## cpu
module cpu (
    input  clk,
    input  rst_n,
    input  [31:0] instr,
    input  [31:0] ram_data2,
    input  [10:0] start_pc,
    input  [3:0]  reg_addr,   
    output logic         waiting,
    output logic         ram_w_en1,
    output logic         ram_w_en2,
    output logic [10:0]  ram_addr2,
    output logic [31:0]  ram_in2,
    output logic [31:0]  status_out,
    output logic [31:0]  datapath_out,
    output logic [10:0]  pc_out,
    output logic [31:0]  reg_output
);
    logic [31:0] instr_reg;
    logic [3:0]  cond;            
    logic [6:0]  opcode;          
    logic        en_status_decode;  
    logic [3:0]  rn, rd, rs, rm;  
    logic [1:0]  shift_op;        
    logic [4:0]  imm5;            
    logic [11:0] imm12;           
    logic [23:0] imm24;           
    logic        P, U, W;         
    logic [3:0] rt;
    assign rt = rd;
    logic [31:0] status_out_dp;
    logic [31:0] datapath_out_dp;
  ...
Size in the first run: ~4500 cells after synthesis, about 590 flip-flops, roughly 230 I/O pins.
export LEC_CHECK = 0
export CAP_MARGIN = 20
export CORE_MARGIN = 2
export CORE_UTILIZATION = 60
export CTS_CLUSTER_DIAMETER = 27
export MAX_ROUTING_LAYER = met4
export SETUP_SLACK_MARGIN = 1.63
export SLEW_MARGIN = 20
create_clock -name core_clock -period 6.75 [get_ports {clk}]
run.sh (not shown) runs the stock make flow with config.mk's settings and CLKGATE_MAP_FILE=.
The baseline aborted during global routing.
Then changed:
- CAP_MARGIN: 20 -> 40
- CORE_UTILIZATION: 60 -> 58
- CTS_CLUSTER_DIAMETER: 27 -> unset
- MAX_ROUTING_LAYER: met4 -> unset
- SETUP_SLACK_MARGIN: 1.63 -> unset
- TNS_END_PERCENT: unset -> 5
- clock period: 6.75 -> 9.5 ns (I/O delays scaled with it)
Outcome: With this change the flow completed with no timing, DRC or antenna violations. Synthesized area does not change. Die area rose by about 3.4%. Synthesized cell count is unchanged.
Then changed:
- CORE_UTILIZATION: 58 -> 43
- TNS_END_PERCENT: 5 -> unset
- clock period: 9.5 -> 11.9 ns (I/O delays scaled with it)
Setup slack is better by 200 ps.
First-iteration DRC count falls by roughly a tenth.
Wire length rises by a few percent.
Then changed:
- CAP_MARGIN: 40 -> 15
- CORE_UTILIZATION: 43 -> 58
- SETUP_SLACK_MARGIN: unset -> 1.03
- TNS_END_PERCENT: unset -> 5
- clock period: 11.9 -> 7.66 ns (I/O delays scaled with it)
- Now the flow finished but failed the layout checks on setup timing
- via count goes up by 13%
- utilization came out higher by 25 points
- power increases by 75%
- setup slack gets worse by 1400 ps
- final cell count is higher by 4.5%
- area after synthesis stays the same
- final area rises by 11%
- routed wire length rose by 3.7%
Then changed:
- CAP_MARGIN: 15 -> 20
- CORE_UTILIZATION: 58 -> 57
- SETUP_SLACK_MARGIN: 1.03 -> 1.63
- TNS_END_PERCENT: 5 -> unset
- clock period: 7.66 -> 6.75 ns (I/O delays scaled with it)
=>
- The changed run ran to the end with violations: setup timing
- final area climbs by 2.4%
- power climbs by 18%
- global-route usage drops by 2.9 points
- count of clock-buffer cells in the layout drops by 2
- via count drops by about 2.4%
- wire length drops by about 4.4%
- utilization climbs by 0.48 points
- synthesized area is unchanged
- non-clock buffer count climbs by 85

cpu again, from the RTL that the note above started with.
==> flow/config.mk <==
export PLATFORM = sky130hd
export DESIGN_NAME = cpu
export DESIGN_NICKNAME = cpu
export VERILOG_FILES = /design/flow/design.v
export SDC_FILE = /design/flow/constraint.sdc
export NUM_CORES = 4
export LEC_CHECK = 0
export ABC_AREA = 0
export CAP_MARGIN = 40
export CELL_PAD_IN_SITES_GLOBAL_PLACEMENT = 2
export CORE_MARGIN = 2
export CORE_UTILIZATION = 54
export GPL_ROUTABILITY_DRIVEN = 0
export GPL_TIMING_DRIVEN = 1
export MAX_ROUTING_LAYER = met4
export MIN_ROUTING_LAYER = met1
export PLACE_DENSITY_LB_ADDON = 0.28
export SLEW_MARGIN = 20
export TNS_END_PERCENT = 20
==> flow/constraint.sdc <==
create_clock -name core_clock -period 8.38 [get_ports {clk}]
set_input_delay 1.6760 -clock core_clock [delete_from_list [all_inputs] [get_ports {clk}]]
set_output_delay 1.6760 -clock core_clock [all_outputs]
set_load 0.01 [all_outputs]
The baseline produced a layout that fails on setup timing.
Rerun with:
- ABC_AREA: 0 -> unset
- CELL_PAD_IN_SITES_GLOBAL_PLACEMENT: 2 -> unset
- CORE_UTILIZATION: 54 -> 44
- GPL_ROUTABILITY_DRIVEN: 0 -> unset
- GPL_TIMING_DRIVEN: 1 -> unset
- MAX_ROUTING_LAYER: met4 -> unset
- MIN_ROUTING_LAYER: met1 -> unset
- PLACE_DENSITY_LB_ADDON: 0.28 -> unset
- TNS_END_PERCENT: 20 -> unset
- clock period: 8.38 -> 7.02 ns (I/O delays scaled with it)
What happened: The new run finished with setup timing left. Combinational power rises by well over a third. Die area rises by about a fifth. Final cell count rises by roughly a tenth. Sequential power rises by about a fifth. Sequential share of layout area falls by 2.0 points. Total power rises by a quarter to a third. Routed wire length rises by a little under a tenth. Sequential cell count stays the same. Non-clock buffer count rises by 344.

try-yarrow:
cpu again, from the RTL that the note above started with.
Design cpu, start of the top module:
module cpu (
    input  clk,
    input  rst_n,
    input  [31:0] instr,
    input  [31:0] ram_data2,
    input  [10:0] start_pc,
    input  [3:0]  reg_addr,   
    output logic         waiting,
    output logic         ram_w_en1,
    output logic         ram_w_en2,
    output logic [10:0]  ram_addr2,
    output logic [31:0]  ram_in2,
    output logic [31:0]  status_out,
    output logic [31:0]  datapath_out,
    output logic [10:0]  pc_out,
    output logic [31:0]  reg_output
);
    logic [31:0] instr_reg;
    logic [3:0]  cond;            
    logic [6:0]  opcode;          
    logic        en_status_decode;  
    logic [3:0]  rn, rd, rs, rm;  
    logic [1:0]  shift_op;        
    logic [4:0]  imm5;            
    logic [11:0] imm12;           
    logic [23:0] imm24;           
    logic        P, U, W;         
    logic [3:0] rt;
    assign rt = rd;
    logic [31:0] status_out_dp;
    logic [31:0] datapath_out_dp;
  ...
clock: 15.5 ns
lec_check: 0
cap_margin: 0
cell_pad_in_sites_detail_placement: 0
core_aspect_ratio: 1.44
core_margin: 6
core_utilization: 25
cts_cluster_diameter: 352
cts_cluster_size: 33
gpl_routability_driven: 0
gpl_timing_driven: 0
max_routing_layer: met5
min_routing_layer: met2
place_density: 0.87
slew_margin: 20
tns_end_percent: 35
Run status, try-yarrow: aborted in global routing (5_1_grt), error GRT-0116
--- input diff try-yarrow..try-onyx ---
# try-yarrow
export LEC_CHECK = 0
export CAP_MARGIN = 0
export CELL_PAD_IN_SITES_DETAIL_PLACEMENT = 0
export CORE_ASPECT_RATIO = 1.44
export CORE_MARGIN = 6
export CORE_UTILIZATION = 25
export CTS_CLUSTER_DIAMETER = 352
export CTS_CLUSTER_SIZE = 33
export GPL_ROUTABILITY_DRIVEN = 0
export GPL_TIMING_DRIVEN = 0
export MAX_ROUTING_LAYER = met5
export MIN_ROUTING_LAYER = met2
export PLACE_DENSITY = 0.87
export SLEW_MARGIN = 20
export TNS_END_PERCENT = 35
create_clock -name core_clock -period 15.5 [get_ports {clk}]
# try-onyx
export LEC_CHECK = 0
export CAP_MARGIN = 40
export CORE_MARGIN = 2
export CORE_UTILIZATION = 72
export CTS_CLUSTER_DIAMETER = 97
export CTS_CLUSTER_SIZE = 33
export SETUP_SLACK_MARGIN = 1.15
export SLEW_MARGIN = 20
create_clock -name core_clock -period 8.52 [get_ports {clk}]
--- outcome ---
The runs compared here, try-onyx and try-yarrow, all ended either early or with open violations. In the summary table, try-onyx is marked failed, with error GRT-0232 raised in global routing (5_1_grt). Status(try-yarrow) = ERROR, stage = global routing (5_1_grt). Looking at pre-CTS setup slack across both flows, try-onyx is the weaker of the two, with try-yarrow ahead. Against try-yarrow, try-onyx reports a post-cts gate resize count that is higher. From try-yarrow to try-onyx, synthesis area per yosys did not move at all. Re average cell area after synthesis: no difference whatsoever between try-yarrow and try-onyx.
### try-onyx -> try-delta
# try-onyx
export LEC_CHECK = 0
export CAP_MARGIN = 40
export CORE_MARGIN = 2
export CORE_UTILIZATION = 72
export CTS_CLUSTER_DIAMETER = 97
export CTS_CLUSTER_SIZE = 33
export SETUP_SLACK_MARGIN = 1.15
export SLEW_MARGIN = 20
create_clock -name core_clock -period 8.52 [get_ports {clk}]
# try-delta
export LEC_CHECK = 0
export CAP_MARGIN = 40
export CORE_MARGIN = 2
export CORE_UTILIZATION = 72
export CTS_CLUSTER_DIAMETER = 97
export CTS_CLUSTER_SIZE = 33
export PLACE_DENSITY = 0.65
export SETUP_SLACK_MARGIN = 2.45
export SLEW_MARGIN = 20
create_clock -name core_clock -period 8.52 [get_ports {clk}]
Findings:
Status for try-onyx and try-delta: no clean run
global routing (5_1_grt): try-onyx exited with error
try-onyx -> try-delta: post-synth area from yosys stat delta 0, exact match
Comparing try-delta against try-onyx, there is no change at all in count of hold-fix buffers inserted at cts.
Aoi/oai-family share of the synthesized area came out exactly the same in try-onyx and try-delta.
Of try-onyx and try-delta, try-onyx shows the higher number of CTS-inserted buffers, with try-delta below it.
Going from try-onyx to try-delta, the routability congestion estimate was found to have gone down by 5.9%.
Inputs modified between try-delta and try-nickel:
# try-delta
export LEC_CHECK = 0
export CAP_MARGIN = 40
export CORE_MARGIN = 2
export CORE_UTILIZATION = 72
export CTS_CLUSTER_DIAMETER = 97
export CTS_CLUSTER_SIZE = 33
export PLACE_DENSITY = 0.65
export SETUP_SLACK_MARGIN = 2.45
export SLEW_MARGIN = 20
create_clock -name core_clock -period 8.52 [get_ports {clk}]
# try-nickel
export LEC_CHECK = 0
export CAP_MARGIN = 15
export CORE_MARGIN = 2
export CORE_UTILIZATION = 65
export CTS_CLUSTER_SIZE = 37
export SETUP_SLACK_MARGIN = -0.72
export SLEW_MARGIN = 20
export TNS_END_PERCENT = 5
create_clock -name core_clock -period 7.66 [get_ports {clk}]
- Summary of try-nickel over try-delta: post-synth area from yosys stat did not really move, post-synthesis cell count did not really move, total of buffers placed on input and output ports did not really move, share of synthesized registers carrying an async set or reset did not really move, width of the die went up.
- Floorplan check, try-nickel vs try-delta: die outline larger in try-nickel
- FAIL try-nickel @ global routing (5_1_grt): tool exited with error
- try-delta | ERROR | global routing (5_1_grt)
- Relative to try-delta, initial core utilization decreased by 7.2 points in try-nickel.

cpu again, from the RTL that the note above started with.
Design cpu, start of the top module:
module cpu (
    input  clk,
    input  rst_n,
    input  [31:0] instr,
    input  [31:0] ram_data2,
    input  [10:0] start_pc,
    input  [3:0]  reg_addr,   
    output logic         waiting,
    output logic         ram_w_en1,
    output logic         ram_w_en2,
    output logic [10:0]  ram_addr2,
    output logic [31:0]  ram_in2,
    output logic [31:0]  status_out,
    output logic [31:0]  datapath_out,
    output logic [10:0]  pc_out,
    output logic [31:0]  reg_output
);
    logic [31:0] instr_reg;
    logic [3:0]  cond;            
    logic [6:0]  opcode;          
    logic        en_status_decode;  
    logic [3:0]  rn, rd, rs, rm;  
    logic [1:0]  shift_op;        
    logic [4:0]  imm5;            
    logic [11:0] imm12;           
    logic [23:0] imm24;           
    logic        P, U, W;         
    logic [3:0] rt;
    assign rt = rd;
    logic [31:0] status_out_dp;
    logic [31:0] datapath_out_dp;
    logic [31:0] str_data_dp;
    logic [10:0] pc_out_dp;
    logic [31:0] reg_output_dp;
    logic        waiting_ctrl;
  ...
Settings: LEC_CHECK=0, CAP_MARGIN=40, CORE_MARGIN=2, CORE_UTILIZATION=67, CTS_CLUSTER_DIAMETER=356, CTS_CLUSTER_SIZE=98, PLACE_DENSITY=0.38, SLEW_MARGIN=20, TNS_END_PERCENT=5; clock period 6.59 ns.
The starting point aborted during 5_1_grt.
==> next run, changes <==
==> flow/config.mk (replaced) <==
export PLATFORM = sky130hd
export DESIGN_NAME = cpu
export DESIGN_NICKNAME = cpu
export VERILOG_FILES = /design/flow/design.v
export SDC_FILE = /design/flow/constraint.sdc
export NUM_CORES = 4
export LEC_CHECK = 0
export CAP_MARGIN = 40
export CORE_MARGIN = 2
export CORE_UTILIZATION = 72
export CTS_CLUSTER_SIZE = 33
export SETUP_SLACK_MARGIN = 2.31
export SLEW_MARGIN = 20
==> flow/constraint.sdc (replaced) <==
create_clock -name core_clock -period 7.78 [get_ports {clk}]
set_input_delay 1.5560 -clock core_clock [delete_from_list [all_inputs] [get_ports {clk}]]
set_output_delay 1.5560 -clock core_clock [all_outputs]
set_load 0.01 [all_outputs]
Effect: The new run failed in 5_1_grt on GRT-0116; synthesized cell count does not change; die size falls by a few percent; area after synthesis does not change.
==> next run, changes <==
--- a/flow/config.mk
+++ b/flow/config.mk
@@ -8,6 +8,4 @@
 export CAP_MARGIN = 40
 export CORE_MARGIN = 2
-export CORE_UTILIZATION = 72
-export CTS_CLUSTER_SIZE = 33
-export SETUP_SLACK_MARGIN = 2.31
+export CORE_UTILIZATION = 40
 export SLEW_MARGIN = 20
==> flow/constraint.sdc (replaced) <==
create_clock -name core_clock -period 11.9 [get_ports {clk}]
set_input_delay 2.3800 -clock core_clock [delete_from_list [all_inputs] [get_ports {clk}]]
set_output_delay 2.3800 -clock core_clock [all_outputs]
set_load 0.01 [all_outputs]
The new run finished clean.
Die size is higher by 79%.
Synthesized cell count does not change.
Synthesized area does not change.
==> next run, changes <==
--- a/flow/config.mk
+++ b/flow/config.mk
@@ -6,6 +6,8 @@
 export NUM_CORES = 4
 export LEC_CHECK = 0
-export CAP_MARGIN = 40
+export CAP_MARGIN = 20
 export CORE_MARGIN = 2
 export CORE_UTILIZATION = 40
-export SLEW_MARGIN = 20
+export PLACE_DENSITY_LB_ADDON = 0.26
+export SETUP_SLACK_MARGIN = 1.77
+export SLEW_MARGIN = 0
==> flow/constraint.sdc (replaced) <==
create_clock -name core_clock -period 12.0 [get_ports {clk}]
set_input_delay 2.4000 -clock core_clock [delete_from_list [all_inputs] [get_ports {clk}]]
set_output_delay 2.4000 -clock core_clock [all_outputs]
set_load 0.01 [all_outputs]
After rerunning: Global-route usage goes up by 0.95 points; count of clock-buffer cells in the layout goes up by 10; power goes up by about 1%; routed wire length goes up by 2.7%; final cell count barely changes; cell area goes up by about 1.1%; clock power barely changes; core utilization goes up by 0.51 points; sequential power is about the same.

== quartz ==
cpu again, from the RTL that the note above started with.
Design cpu, start of the top module:
module cpu (
    input  clk,
    input  rst_n,
    input  [31:0] instr,
    input  [31:0] ram_data2,
    input  [10:0] start_pc,
    input  [3:0]  reg_addr,   
    output logic         waiting,
    output logic         ram_w_en1,
    output logic         ram_w_en2,
    output logic [10:0]  ram_addr2,
    output logic [31:0]  ram_in2,
    output logic [31:0]  status_out,
    output logic [31:0]  datapath_out,
    output logic [10:0]  pc_out,
    output logic [31:0]  reg_output
);
Settings: LEC_CHECK=0, CAP_MARGIN=15, CORE_MARGIN=2, CORE_UTILIZATION=69, CTS_CLUSTER_SIZE=36, GPL_ROUTABILITY_DRIVEN=1, MAX_ROUTING_LAYER=met4, PLACE_DENSITY=0.64, SLEW_MARGIN=20, TNS_END_PERCENT=10; clock period 8.28 ns.
quartz did not finish; a tool error ended it in global routing (5_1_grt).
For juniper, these inputs were changed with respect to quartz:
Settings: a change of MAX_ROUTING_LAYER from met4 to met5; a change of CAP_MARGIN from 15 to 30; an added CORE_ASPECT_RATIO of 0.91; a change of CORE_UTILIZATION from 69 to 61; an added SETUP_SLACK_MARGIN of 1.52; a deleted CTS_CLUSTER_SIZE that had been 36; a change of the clock period (ns, I/O delays scaled along) from 8.28 to 5.09.
Results
- juniper never completed, since it errored out during global routing (5_1_grt).
- quartz did not run to completion, as it errored out during global routing (5_1_grt).
- Floorplan core density for juniper is lower than for quartz.
- Die span in y ended up about 1.4% higher on juniper than on quartz.
- juniper vs quartz — post-CTS setup-driven buffer insertion count rose about 22%.
- The worst slack at placement of juniper was inferior to that of quartz.
- quartz -> juniper: sequential cell area fraction in the yosys report delta 0, exact match
- Min die size across juniper and quartz: quartz
Power is estimated from default activity; no workload was simulated.
